==> fjord: inputs <==
Design reuleaux, start of the top module:
module reuleaux(input logic clk, input logic rst_n, input logic [2:0] colour,
                input logic [7:0] centre_x, input logic [6:0] centre_y, input logic [7:0] diameter,
                input logic start, output logic done,
                output logic [7:0] vga_x, output logic [6:0] vga_y,
                output logic [2:0] vga_colour, output logic vga_plot);
     logic [7:0] offset_y;
     logic load_offset_y;
     logic reset_offset_y;
     logic [7:0] offset_x;
     logic load_offset_x;
     logic reset_offset_x;
     logic signed [9:0] crit;
     logic load_crit_a;
     logic load_crit_b;
     logic reset_crit;
     logic [7:0] c_x3;                                       
     assign c_x3 = centre_x;
     logic [6:0] c_y3;                                       
     logic [50:0] c_y3_temp;
     assign c_y3_temp = (centre_y - ((diameter * 30'b100010011010011010101001111101) / 30'b111011100110101100101000000000));
    logic [50:0] c_y3_temp_2;
    assign c_y3_temp_2 = c_y3_temp[50] ? -c_y3_temp : c_y3_temp;
     assign c_y3 = c_y3_temp_2[6:0];
     logic [7:0] c_x1;                                       
     assign c_x1 = (centre_x + diameter/8'b00000010);
     logic [6:0] c_y1;                                       
     logic [50:0] c_y1_temp; 
     assign c_y1_temp = (centre_y + ((diameter * 30'b010001001101001101010100111110) / 30'b111011100110101100101000000000));
     assign c_y1 = c_y1_temp[6:0];
     logic [7:0] c_x2;                                       
     logic [50:0] c_x2_temp;
     logic [50:0] c_x2_temp_2;
     assign c_x2_temp = (centre_x - diameter/8'b00000010);
     assign c_x2_temp_2 = c_x2_temp[50] ? -c_x2_temp : c_x2_temp;
     assign c_x2 = c_x2_temp_2[7:0];
     logic [6:0] c_y2;                                       
     logic [50:0] c_y2_temp;
     assign c_y2_temp = (centre_y + ((diameter * 30'b010001001101001101010100111110) / 30'b111011100110101100101000000000));
     assign c_y2 = c_y2_temp[6:0];
     register_r_offset_y rroy(clk, start, offset_y, load_offset_y, reset_offset_y);
  ...
Settings: LEC_CHECK=0, ABC_AREA=1, CAP_MARGIN=15, CELL_PAD_IN_SITES_GLOBAL_PLACEMENT=0, CORE_ASPECT_RATIO=1.11, CORE_MARGIN=2, CORE_UTILIZATION=71, CTS_CLUSTER_DIAMETER=233, CTS_CLUSTER_SIZE=56, GPL_ROUTABILITY_DRIVEN=1, GPL_TIMING_DRIVEN=1, PLACE_DENSITY=0.6, SETUP_SLACK_MARGIN=5.0, SLEW_MARGIN=0; clock period 27.8 ns.
run.sh (not shown) runs the stock make flow with config.mk's settings and CLKGATE_MAP_FILE=.
==> xenon: changes against fjord <==
Settings changed: ABC_AREA 1 to 0, CORE_UTILIZATION 71 to 58, CTS_CLUSTER_DIAMETER 233 to unset, CTS_CLUSTER_SIZE 56 to 29, PLACE_DENSITY 0.6 to unset, PLACE_DENSITY_LB_ADDON set to 0.19, SETUP_SLACK_MARGIN 5.0 to unset, SLEW_MARGIN 0 to 40.
==> flow/constraint.sdc (replaced) <==
create_clock -name core_clock -period 30.7 [get_ports {clk}]
set_input_delay 6.1400 -clock core_clock [delete_from_list [all_inputs] [get_ports {clk}]]
set_output_delay 6.1400 -clock core_clock [all_outputs]
set_load 0.01 [all_outputs]
==> pepper: changes against fjord <==
Settings changed: ABC_AREA 1 to 0, CELL_PAD_IN_SITES_GLOBAL_PLACEMENT 0 to 3, CORE_UTILIZATION 71 to 29, CTS_CLUSTER_DIAMETER 233 to unset, CTS_CLUSTER_SIZE 56 to 98, PLACE_DENSITY 0.6 to unset, PLACE_DENSITY_LB_ADDON set to 0.19.
==> flow/constraint.sdc (replaced) <==
create_clock -name core_clock -period 30.7 [get_ports {clk}]
set_input_delay 6.1400 -clock core_clock [delete_from_list [all_inputs] [get_ports {clk}]]
set_output_delay 6.1400 -clock core_clock [all_outputs]
set_load 0.01 [all_outputs]
==> amber: changes against fjord <==
Settings changed: ABC_AREA 1 to unset, CAP_MARGIN 15 to 20, CELL_PAD_IN_SITES_GLOBAL_PLACEMENT 0 to unset, CORE_ASPECT_RATIO 1.11 to unset, CORE_UTILIZATION 71 to 40, CTS_CLUSTER_DIAMETER 233 to unset, CTS_CLUSTER_SIZE 56 to unset, GPL_ROUTABILITY_DRIVEN 1 to unset, GPL_TIMING_DRIVEN 1 to unset, PLACE_DENSITY 0.6 to unset, SETUP_SLACK_MARGIN 5.0 to unset, SLEW_MARGIN 0 to 20.
==> flow/constraint.sdc (replaced) <==
create_clock -name core_clock -period 31.2 [get_ports {clk}]
set_input_delay 6.2400 -clock core_clock [delete_from_list [all_inputs] [get_ports {clk}]]
set_output_delay 6.2400 -clock core_clock [all_outputs]
set_load 0.01 [all_outputs]
==> flow_metrics.py <==
# Metrics from the implementation run
metrics = {
    "final_timing": {
        "setup_ws_ns": -1.48,
        "setup_violations": 1,
    },
    "global_routing": {
        "grt_use_met2": 0.712,
    },
    "outcome": {
        "violations": "negative setup slack",
        "run_status": "finished with violations",
    },
    "placement": {
        "post-place-ws_ns": -2.72,
    },
}
(the above is from xenon)
==> flow_metrics.py <==
# Metrics from the implementation run
metrics = {
    "outcome": {
        "run_status": "finished with violations",
        "violations": "negative setup slack",
    },
    "placement": {
        "post-place-ws_ns": -3.32,
    },
    "worst_setup_path": {
        "worstSetupEndpoint": "vga_plot",
    },
    "final_timing": {
        "hold_viol_final": 0,
        "setup_ws_ns": -1.35,
        "setup_violations": 3,
    },
    "global_routing": {
        "grt_use_met2": 0.465,
    },
    "synth": {
        "synthTopLogicFamily": "AND-OR/OR-AND gates",
    },
}
(the above is from pepper)
==> flow_metrics.py <==
# Generated from Yosys and OpenROAD reports
metrics = {
    "placement": {
        "post-place-ws_ns": -1.26,
        "dpl_cell_area_um2": 46900,
    },
    "outcome": {
        "failing_step": "global routing",
        "stop_error": "[ERROR GRT-0116] Global routing finished with congestion. Check the congestion regions in the DRC Viewer.",
        "run_status": "stopped before the end",
    },
    "global_routing": {
        "grt_use_met2": 0.980,
    },
}
(the above is from fjord)
==> flow_metrics.py <==
# Metrics from the implementation run
metrics = {
    "outcome": {
        "run_status": "finished with violations",
        "violations": "negative setup slack",
    },
    "final_timing": {
        "setup_ws_ns": -0.874,
        "setup_violations": 1,
    },
    "global_routing": {
        "grt_use_met2": 0.528,
    },
    "placement": {
        "post-place-ws_ns": -2.71,
    },
}
(the above is from amber)

* * *

==> build 97: inputs <==
Starting RTL as in the previous note.
// reuleaux
module reuleaux(input logic clk, input logic rst_n, input logic [2:0] colour,
                input logic [7:0] centre_x, input logic [6:0] centre_y, input logic [7:0] diameter,
                input logic start, output logic done,
                output logic [7:0] vga_x, output logic [6:0] vga_y,
                output logic [2:0] vga_colour, output logic vga_plot);
Settings: LEC_CHECK=0, ABC_AREA=1, CAP_MARGIN=0, CORE_ASPECT_RATIO=0.94, CORE_MARGIN=2, CORE_UTILIZATION=71, CTS_CLUSTER_DIAMETER=216, CTS_CLUSTER_SIZE=43, MAX_ROUTING_LAYER=met4, SLEW_MARGIN=20; clock period 21.7 ns.
==> inputs of trial 19, as changes to build 97 <==
CAP_MARGIN = 20   (was 0)
CORE_ASPECT_RATIO = unset   (was 0.94)
MAX_ROUTING_LAYER = unset   (was met4)
==> flow/constraint.sdc (replaced) <==
create_clock -name core_clock -period 33.1 [get_ports {clk}]
set_input_delay 6.6200 -clock core_clock [delete_from_list [all_inputs] [get_ports {clk}]]
set_output_delay 6.6200 -clock core_clock [all_outputs]
set_load 0.01 [all_outputs]
==> impl_metrics.csv <==
group,metric,value,unit
outcome,outcome,"aborted with a tool error",
outcome,lastStage,"clock tree synthesis (4_1_cts)",
outcome,firstError,"[ERROR DPL-0033] detailed placement checks failed during check placement.",
floorplanning,chipWidth,245,µm
the above is filed under build 97

==> impl_metrics.csv <==
group,metric,value,unit
synthesis,ys_seq_share,2.11,%
outcome,outcome,"complete, no violations",
drt,routed-wl-met3,13900,µm
floorplanning,chipWidth,238,µm
global_routing,grt_pass1_wl,204000,µm
drt,diodes,0,
finish,ff_count,32,
worst_setup_path,cpPeakStageDelay,0.57,ns
finish,fin_util,76.8,%
the above is filed under trial 19


* * *

==> inputs of violet <==
Starting RTL as in the previous note.
make LEC_CHECK=0 CAP_MARGIN=20 CORE_ASPECT_RATIO=0.5 CORE_MARGIN=2 CORE_UTILIZATION=58 CTS_CLUSTER_DIAMETER=396 CTS_CLUSTER_SIZE=98 GPL_ROUTABILITY_DRIVEN=0 HOLD_SLACK_MARGIN=0.26 SETUP_SLACK_MARGIN=-0.19 SLEW_MARGIN=20 TNS_END_PERCENT=40 finish   # period 40.0 ns
==> inputs of cedar, as changes to violet <==
==> flow/config.mk (replaced) <==
export PLATFORM = sky130hd
export DESIGN_NAME = reuleaux
export DESIGN_NICKNAME = reuleaux
export VERILOG_FILES = /design/flow/design.v
export SDC_FILE = /design/flow/constraint.sdc
export NUM_CORES = 4
export LEC_CHECK = 0
export ABC_AREA = 1
export CAP_MARGIN = 20
export CELL_PAD_IN_SITES_DETAIL_PLACEMENT = 1
export CORE_MARGIN = 2
export CORE_UTILIZATION = 40
export SLEW_MARGIN = 20
==> inputs of maple, as changes to violet <==
==> flow/config.mk (replaced) <==
export PLATFORM = sky130hd
export DESIGN_NAME = reuleaux
export DESIGN_NICKNAME = reuleaux
export VERILOG_FILES = /design/flow/design.v
export SDC_FILE = /design/flow/constraint.sdc
export NUM_CORES = 4
export LEC_CHECK = 0
export CAP_MARGIN = 20
export CORE_MARGIN = 2
export CORE_UTILIZATION = 40
export SETUP_SLACK_MARGIN = 3.05
export SLEW_MARGIN = 20
==> flow/constraint.sdc (replaced) <==
create_clock -name core_clock -period 39.2 [get_ports {clk}]
set_input_delay 7.8400 -clock core_clock [delete_from_list [all_inputs] [get_ports {clk}]]
set_output_delay 7.8400 -clock core_clock [all_outputs]
set_load 0.01 [all_outputs]
==> inputs of quartz, as changes to violet <==
==> flow/config.mk (replaced) <==
export PLATFORM = sky130hd
export DESIGN_NAME = reuleaux
export DESIGN_NICKNAME = reuleaux
export VERILOG_FILES = /design/flow/design.v
export SDC_FILE = /design/flow/constraint.sdc
export NUM_CORES = 4
export LEC_CHECK = 0
export CAP_MARGIN = 20
export CORE_MARGIN = 2
export CORE_UTILIZATION = 35
export SLEW_MARGIN = 20
==> flow/constraint.sdc (replaced) <==
create_clock -name core_clock -period 39.2 [get_ports {clk}]
set_input_delay 7.8400 -clock core_clock [delete_from_list [all_inputs] [get_ports {clk}]]
set_output_delay 7.8400 -clock core_clock [all_outputs]
set_load 0.01 [all_outputs]
==> comparison table <==
metric	quartz	violet	cedar	maple
Status	timing/DRC/antenna clean	timing/DRC/antenna clean	timing/DRC/antenna clean	timing/DRC/antenna clean
XORs/XNORs by Area	12.2%	12.2%	7.53%	12.2%
Buffers excl. clock	221	188	110	370
Inverters excl. clock	348	348	1139	348
Critical path depth in cells	95	93	112	90
MI comb cells	4412	4413	5414	4414
Area of the die	104000 um^2	63600 um^2	99600 um^2	91500 um^2
Global-route usage over all layers	23.5%	37.2%	29.1%	27.2%
Worst-case setup margin in the final layout	1.22 ns	1.05 ns	1.78 ns	3.60 ns
Worst EP required	31.36 ns	32.00 ns	32.00 ns	31.36 ns
Setup bufs post-CTS	0	0	0	81
Floorplan Core Area	101000 um^2	60900 um^2	96400 um^2	88400 um^2
Die X	323 um	355 um	316 um	302 um

* * *

==> exp/harbor: inputs <==
reuleaux again, from the RTL that the note above started with.
Design reuleaux, start of the top module:
module reuleaux(input logic clk, input logic rst_n, input logic [2:0] colour,
                input logic [7:0] centre_x, input logic [6:0] centre_y, input logic [7:0] diameter,
                input logic start, output logic done,
                output logic [7:0] vga_x, output logic [6:0] vga_y,
                output logic [2:0] vga_colour, output logic vga_plot);
     logic [7:0] offset_y;
     logic load_offset_y;
     logic reset_offset_y;
     logic [7:0] offset_x;
     logic load_offset_x;
     logic reset_offset_x;
     logic signed [9:0] crit;
     logic load_crit_a;
     logic load_crit_b;
     logic reset_crit;
     logic [7:0] c_x3;                                       
     assign c_x3 = centre_x;
     logic [6:0] c_y3;                                       
     logic [50:0] c_y3_temp;
     assign c_y3_temp = (centre_y - ((diameter * 30'b100010011010011010101001111101) / 30'b111011100110101100101000000000));
    logic [50:0] c_y3_temp_2;
    assign c_y3_temp_2 = c_y3_temp[50] ? -c_y3_temp : c_y3_temp;
     assign c_y3 = c_y3_temp_2[6:0];
     logic [7:0] c_x1;                                       
     assign c_x1 = (centre_x + diameter/8'b00000010);
     logic [6:0] c_y1;                                       
     logic [50:0] c_y1_temp; 
     assign c_y1_temp = (centre_y + ((diameter * 30'b010001001101001101010100111110) / 30'b111011100110101100101000000000));
     assign c_y1 = c_y1_temp[6:0];
     logic [7:0] c_x2;                                       
     logic [50:0] c_x2_temp;
     logic [50:0] c_x2_temp_2;
     assign c_x2_temp = (centre_x - diameter/8'b00000010);
     assign c_x2_temp_2 = c_x2_temp[50] ? -c_x2_temp : c_x2_temp;
     assign c_x2 = c_x2_temp_2[7:0];
     logic [6:0] c_y2;                                       
     logic [50:0] c_y2_temp;
     assign c_y2_temp = (centre_y + ((diameter * 30'b010001001101001101010100111110) / 30'b111011100110101100101000000000));
     assign c_y2 = c_y2_temp[6:0];
     register_r_offset_y rroy(clk, start, offset_y, load_offset_y, reset_offset_y);
  ...
clock: 30.7 ns
lec_check: 0
abc_area: 0
cap_margin: 15
cell_pad_in_sites_global_placement: 0
core_aspect_ratio: 1.11
core_margin: 2
core_utilization: 71
cts_cluster_size: 29
gpl_routability_driven: 1
gpl_timing_driven: 1
place_density_lb_addon: 0.19
setup_slack_margin: -2.0
slew_margin: 40
tns_end_percent: 5
==> inputs of exp/indigo, as changes to exp/harbor <==
Settings changed: ABC_AREA 0 to default, CAP_MARGIN 15 to 20, CELL_PAD_IN_SITES_GLOBAL_PLACEMENT 0 to default, CORE_ASPECT_RATIO 1.11 to default, CORE_UTILIZATION 71 to 40, CTS_CLUSTER_SIZE 29 to default, GPL_ROUTABILITY_DRIVEN 1 to default, GPL_TIMING_DRIVEN 1 to default, PLACE_DENSITY_LB_ADDON 0.19 to default, SETUP_SLACK_MARGIN -2.0 to default, SLEW_MARGIN 40 to 20, TNS_END_PERCENT 5 to default.
==> flow/constraint.sdc (replaced) <==
create_clock -name core_clock -period 40.0 [get_ports {clk}]
set_input_delay 8.0000 -clock core_clock [delete_from_list [all_inputs] [get_ports {clk}]]
set_output_delay 8.0000 -clock core_clock [all_outputs]
set_load 0.01 [all_outputs]
==> qor summary <==
|  | exp/harbor | exp/indigo |
|---|---|---|
| Total setup buffers inserted after CTS | 18 | 4 |
| Cells after DPL | 6534 | 6129 |
| Cts repair resizes | 59 | 1 |
| Starting utilization of the core area | 0.718 | 0.403 |
| Worst setup timing slack at the placement stage | -3110 ps | -225 ps |
| Floorplan row count | 86 | 109 |
| Vertical die dimension | 240 um | 302 um |
| Post-detailed-placement cell area | 44000 um2 | 37800 um2 |
| Half-perimeter wire length of the detailed placement result | 117 mm | 104 mm |
| Die area | 52000 um2 | 91500 um2 |
| Area of the placeable core | 49600 um2 | 88400 um2 |
| Gpl congestion | 1.09 | 0.992 |
| Horizontal die size | 217 um | 302 um |
| Outcome | did not finish | timing/DRC/antenna clean |
| Stage where the flow stopped | global routing | - |

* * *

==> lagoon: inputs <==
Starting RTL as in the previous note.
## reuleaux
module reuleaux(input logic clk, input logic rst_n, input logic [2:0] colour,
                input logic [7:0] centre_x, input logic [6:0] centre_y, input logic [7:0] diameter,
                input logic start, output logic done,
                output logic [7:0] vga_x, output logic [6:0] vga_y,
                output logic [2:0] vga_colour, output logic vga_plot);
export LEC_CHECK = 0
export CAP_MARGIN = 20
export CORE_MARGIN = 2
export CORE_UTILIZATION = 71
export CTS_CLUSTER_DIAMETER = 323
export CTS_CLUSTER_SIZE = 37
export SETUP_SLACK_MARGIN = 4.39
export SLEW_MARGIN = 20
create_clock -name core_clock -period 32.7 [get_ports {clk}]
==> yarrow: changes against lagoon <==
ABC_AREA = 1   (was not set)
CORE_UTILIZATION = 72   (was 71)
CTS_CLUSTER_DIAMETER = not set   (was 323)
CTS_CLUSTER_SIZE = not set   (was 37)
PLACE_DENSITY = 0.4   (was not set)
SETUP_SLACK_MARGIN = 4.52   (was 4.39)
TNS_END_PERCENT = 5   (was not set)
==> flow/constraint.sdc (replaced) <==
create_clock -name core_clock -period 15.3 [get_ports {clk}]
set_input_delay 3.0600 -clock core_clock [delete_from_list [all_inputs] [get_ports {clk}]]
set_output_delay 3.0600 -clock core_clock [all_outputs]
set_load 0.01 [all_outputs]
==> results <==
yarrow did not get past 4_1_cts. lagoon failed in 5_1_grt with GRT-0232. Between lagoon and yarrow, the lower die size is in lagoon (gap about 7%, measured against yarrow). Of lagoon and yarrow, yarrow has the higher synthesized area (gap 8.3%, measured against yarrow). Synthesized cell count: lagoon is lower than yarrow (about 26%).
==> figures <==
item                                                                                             yarrow                 lagoon
Result of the run                                                                        did not finish         did not finish
Stage where the flow stopped                                                                    4_1_cts                5_1_grt
Area of the synthesized netlist per yosys stat                                               38,800 µm²             35,600 µm²
Number of cell rows                                                                                  85                     82
Post-Syn Instances                                                                                6,665                  4,946
HPWL after detailed placement                                                                    139 mm                 108 mm
Number of distinct library cells after synthesis                                                     77                    134
Floorplan core area                                                                          53,600 µm²             49,900 µm²
Total standard cell area after synthesis                                                     38,800 µm²             35,600 µm²
Chip height                                                                                      236 µm                 228 µm
Cell with the most instances after synthesis                                   sky130_fd_sc_hd__nand2_1  sky130_fd_sc_hd__ha_1
Post-Place Cell Area                                                                         50,100 µm²             43,300 µm²
Basic-gate share of the synthesized area counting and, or, nand and nor cells                     38.8%                  22.2%
Placement Setup Slack                                                                          -8860 ps               -1490 ps
Post-Synth XOR/XNOR Area                                                                          7.53%                  12.2%
Synthesized area per cell                                                                      5.83 µm²               7.20 µm²
And-or/or-and share of the synthesized area                                                       14.7%                  29.3%
Fraction of the yosys area taken by sequential cells                                              2.11%                  2.30%
